## run A
## breakout
module breakout(
    input  clk,
    input  rst,
    input  rota,
    input  rotb,
    input  de,
    output red,
    output green,
    output blue,
    output hsync,
    output vsync
    );
wire [9:0] xpos;
wire [9:0] ypos;
signal_generator signal_generator_inst(clk, rst, hsync, vsync, xpos, ypos);
game game_inst(clk, rst, xpos, ypos, ~rota, ~rotb, ~de, red, green, blue);
endmodule
For scale: ~190 flip-flops, ~10 I/O pins, roughly 11000 sq um of cells after synthesis.
clock: 8.71 ns
lec_check: 0
abc_area: 0
cap_margin: 20
core_margin: 2
core_utilization: 71
cts_cluster_diameter: 256
cts_cluster_size: 72
gpl_routability_driven: 1
gpl_timing_driven: 1
hold_slack_margin: 0.3
place_density_lb_addon: 0.25
setup_slack_margin: 1.39
slew_margin: 25
run.sh (not shown) runs the stock make flow with config.mk's settings and CLKGATE_MAP_FILE=.
--- input diff run A..run B ---
- HOLD_SLACK_MARGIN no longer set, was 0.3
- PLACE_DENSITY_LB_ADDON no longer set, was 0.25
- CTS_CLUSTER_DIAMETER no longer set, was 256
- GPL_ROUTABILITY_DRIVEN no longer set, was 1
- SLEW_MARGIN now 20, was 25
- CORE_UTILIZATION now 64, was 71
- ABC_AREA no longer set, was 0
- GPL_TIMING_DRIVEN no longer set, was 1
- CTS_CLUSTER_SIZE no longer set, was 72
- SETUP_SLACK_MARGIN no longer set, was 1.39
- the clock period (ns, I/O delays scaled along) now 13.3, was 8.71
- Compared with run A, run B shows total wirelength of the detailed-routed design lower by about 2.3%.
- The total of cells resized after clock tree synthesis on run A is in line with that on run B.
- Run B vs. run A: first-pass GRT wire length went down, static leakage was more or less identical, critical path required time went up by 3.67 ns.
- Count of placed standard cells including taps: run B > run A
- Delta (run B minus run A): total routing resource utilization after global routing fell 4.4 points, met2 layer usage reported by global route fell 7.8 points, final core utilization fell 8.4 points, portion of total power attributed to combinational logic about even.
Input-level comparison between run C and run B:
- CORE_UTILIZATION changed from 64 to 40
--- outcome ---
- A critical-path cell with the highest stage delay of sky130_fd_sc_hd__dfxtp_1 is what run C shows, while sky130_fd_sc_hd__nor4b_1 belongs to run B.
- From run B to run C the numbers moved as follows: number of well taps +116, wire length after detailed routing +about 1.5%, power +1.8%.
Changes in run D relative to run C:
- swapping 20 for 30 in CAP_MARGIN
- swapping 40 for 68 in CORE_UTILIZATION
- swapping 13.3 for 22.6 in the clock period (ns, I/O delays scaled along)
## What came out
Run D finished end to end and its layout was clean on timing, DRC and antenna. The die outline width number comes out lower for run D vs run C. Wire length of the first global-routing pass: run D and run C compared, higher one is run C. Run D against run C: worst setup slack +7.32 ns; combinational power went down by 41%; design area lower; internal cell power dropped 42%. Diff run D and run C: detailed route wirelength on metal2 lower in run C. Re share of the clock period used by the worst path: run D and run C aren't equal, and the higher value belongs to run C. Summary of run D over run C: worst hold margin comparable, floorplan die area now smaller. Compared run D vs run C, and power density over the cells is down in run D.

---

breakout again, from the RTL that the note above started with.
make LEC_CHECK=0 ABC_AREA=0 CAP_MARGIN=20 CORE_MARGIN=2 CORE_UTILIZATION=31 CTS_CLUSTER_DIAMETER=99 CTS_CLUSTER_SIZE=97 GPL_ROUTABILITY_DRIVEN=1 GPL_TIMING_DRIVEN=1 PLACE_DENSITY_LB_ADDON=0.07 SETUP_SLACK_MARGIN=5.0 SLEW_MARGIN=25 finish   # period 18.1 ns
The starting point completed without violations.
Edit:
- CORE_UTILIZATION: 31 -> 66
- CTS_CLUSTER_SIZE: 97 -> not set
- PLACE_DENSITY_LB_ADDON: 0.07 -> not set
- SETUP_SLACK_MARGIN: 5.0 -> 1.39
- clock period: 18.1 -> 7.37 ns (I/O delays scaled with it)
The new run went through all stages and came out clean.
Non-clock buffer count goes down by 2.
Core utilization came out higher by 38 points.
Register-to-register slack gets worse by 11000 ps.
Clock power went up by well over a third.
Die area is lower by well over a third.
Via count grows by a few percent.
Worst hold slack barely changes.
Worst setup slack got worse by 7600 ps.

---

Starting RTL as in the previous note.
Settings: LEC_CHECK=0, ABC_AREA=0, CAP_MARGIN=20, CORE_ASPECT_RATIO=1.49, CORE_MARGIN=10, CORE_UTILIZATION=31, CTS_CLUSTER_DIAMETER=213, GPL_ROUTABILITY_DRIVEN=0, GPL_TIMING_DRIVEN=1, PLACE_DENSITY_LB_ADDON=0.26, SETUP_SLACK_MARGIN=1.39, SLEW_MARGIN=5, TNS_END_PERCENT=50; clock period 15.1 ns.
The first run produced a clean layout.
Change:
Settings changed: ABC_AREA 0 to 1, CELL_PAD_IN_SITES_DETAIL_PLACEMENT set to 2, CELL_PAD_IN_SITES_GLOBAL_PLACEMENT set to 3, CTS_CLUSTER_SIZE set to 91, PLACE_DENSITY set to 0.82, PLACE_DENSITY_LB_ADDON 0.26 to unset, SETUP_SLACK_MARGIN 1.39 to unset, SLEW_MARGIN 5 to 20, TNS_END_PERCENT 50 to 95.
Result:
- The changed run finished clean
- total power went up by about 1%
- clock-buffer cell count went up by 3
- die size goes up by 12%
- global-route usage climbs by 4.9 points

---

Setup of willow:
breakout again, from the RTL that the note above started with.
export LEC_CHECK = 0
export CAP_MARGIN = 20
export CELL_PAD_IN_SITES_GLOBAL_PLACEMENT = 0
export CORE_MARGIN = 2
export CORE_UTILIZATION = 69
export CTS_CLUSTER_SIZE = 90
export GPL_TIMING_DRIVEN = 1
export MIN_ROUTING_LAYER = met1
export PLACE_DENSITY = 0.49
export SLEW_MARGIN = 10
export TNS_END_PERCENT = 50
create_clock -name core_clock -period 9.73 [get_ports {clk}]
#### Input delta (harbor over willow)
==> flow/config.mk <==
export PLATFORM = sky130hd
export DESIGN_NAME = breakout
export DESIGN_NICKNAME = breakout
export VERILOG_FILES = /design/flow/design.v
export SDC_FILE = /design/flow/constraint.sdc
export NUM_CORES = 4
export LEC_CHECK = 0
export ABC_AREA = 1
export CAP_MARGIN = 20
export CORE_MARGIN = 2
export CORE_UTILIZATION = 66
export SETUP_SLACK_MARGIN = 1.95
export SLEW_MARGIN = 20
==> flow/constraint.sdc <==
create_clock -name core_clock -period 7.37 [get_ports {clk}]
set_input_delay 1.4740 -clock core_clock [delete_from_list [all_inputs] [get_ports {clk}]]
set_output_delay 1.4740 -clock core_clock [all_outputs]
set_load 0.01 [all_outputs]
Results
- Setup slack in harbor is smaller than in willow.
- harbor vs. willow: via count went up by about 23%.
- Logic gate share of total power sits higher in harbor than in willow.
- Compared to willow, harbor has total routed wirelength about 16% higher.
- When harbor is measured against willow, its met2 track demand over resource turns out 0.80 points higher.
- harbor vs willow, final-layout clock buffer total went up by 2.
- When the final numbers for willow and harbor were put side by side, the relative max-transition margin turned out to be smaller in harbor.
--- input diff harbor..yarrow ---
--- a/flow/config.mk
+++ b/flow/config.mk
@@ -11 +11,2 @@
-export CORE_UTILIZATION = 66
+export CORE_UTILIZATION = 72
+export PLACE_DENSITY_LB_ADDON = 0.2
--- outcome ---
In the final design statistics, yarrow uses fewer standard cells in total than harbor.
Looking only at largest driver fanout on the critical path, and setting everything else aside, the higher value of harbor and yarrow goes to harbor.
On count of cells resized by post-cts repair, harbor and yarrow are neck and neck.
Wire length on met2 on yarrow is up relative to harbor.
The wire length reported by the detailed router reported for yarrow is greater than that of harbor by 2.1%.
Here is what was changed in the inputs of zinc compared with yarrow.
--- a/flow/config.mk
+++ b/flow/config.mk
@@ -12,2 +12,2 @@
-export PLACE_DENSITY_LB_ADDON = 0.2
-export SETUP_SLACK_MARGIN = 1.95
+export CTS_CLUSTER_SIZE = 10
+export SETUP_SLACK_MARGIN = 2.08
Results
- zinc ended with every stage complete and zero timing, DRC or antenna violations.
- Lower critical path depth was reported by zinc, not yarrow.
- Taking yarrow as the reference, in zinc net total in the final layout higher; routed wire length higher; final-layout worst hold slack lower; utilization higher.
Relative to zinc, the following input files were edited for lagoon:
--- a/flow/config.mk
+++ b/flow/config.mk
@@ -11,3 +11,4 @@
-export CORE_UTILIZATION = 72
-export CTS_CLUSTER_SIZE = 10
-export SETUP_SLACK_MARGIN = 2.08
+export CORE_UTILIZATION = 70
+export CTS_CLUSTER_SIZE = 97
+export PLACE_DENSITY_LB_ADDON = 0.15
+export SETUP_SLACK_MARGIN = 1.95
Results
| wire length of the first global-routing pass | lagoon vs zinc | 1.9% lower |
Diff zinc..lagoon | final RePlAce weighted congestion | negligible
Summary: clock period minus worst slack, lagoon worse than zinc
Diff zinc..lagoon | clock network area share | negligible
Number of inserted filler cells in the final layout ended up 89 higher on lagoon than on zinc.
Compared with zinc, in lagoon total power up 0.48%, critical path arrival grew by 0.02 ns.
Worst relative slew slack for lagoon is higher than for zinc.
Share of total power in the clock network: lagoon vs zinc up 0.5 points
On net count reported at finish, lagoon and zinc are basically level.
Final cell count delta (lagoon -> zinc): insignificant
Changes in quartz relative to lagoon:
--- a/flow/config.mk
+++ b/flow/config.mk
@@ -11,3 +11,3 @@
-export CORE_UTILIZATION = 70
-export CTS_CLUSTER_SIZE = 97
-export PLACE_DENSITY_LB_ADDON = 0.15
+export CORE_UTILIZATION = 72
+export CTS_CLUSTER_DIAMETER = 202
+export PLACE_DENSITY_LB_ADDON = 0.01
==> comparison <==
- quartz did not stop at any stage, and its layout met the timing, DRC and antenna checks.
- ~same count of antenna-violating nets left after detailed routing in lagoon and quartz
- In quartz, portion of the clock cycle consumed by the worst path in the final layout is higher than in lagoon.
- quartz gives more wire length after detailed routing than lagoon did.
- lagoon has higher least setup slack across all paths after layout than quartz.
- Summary of quartz over lagoon: register share of the cell area neither gained nor lost much, final non-filler cell area ~0 delta, slack of the worst reg-to-reg path went down 0.16 ns.
- [diff] die size, quartz relative to lagoon: improvement
- Of lagoon and quartz, the run reporting the higher chip height was lagoon.
Power figures rest on the tool's default switching activity, not on a simulated workload.
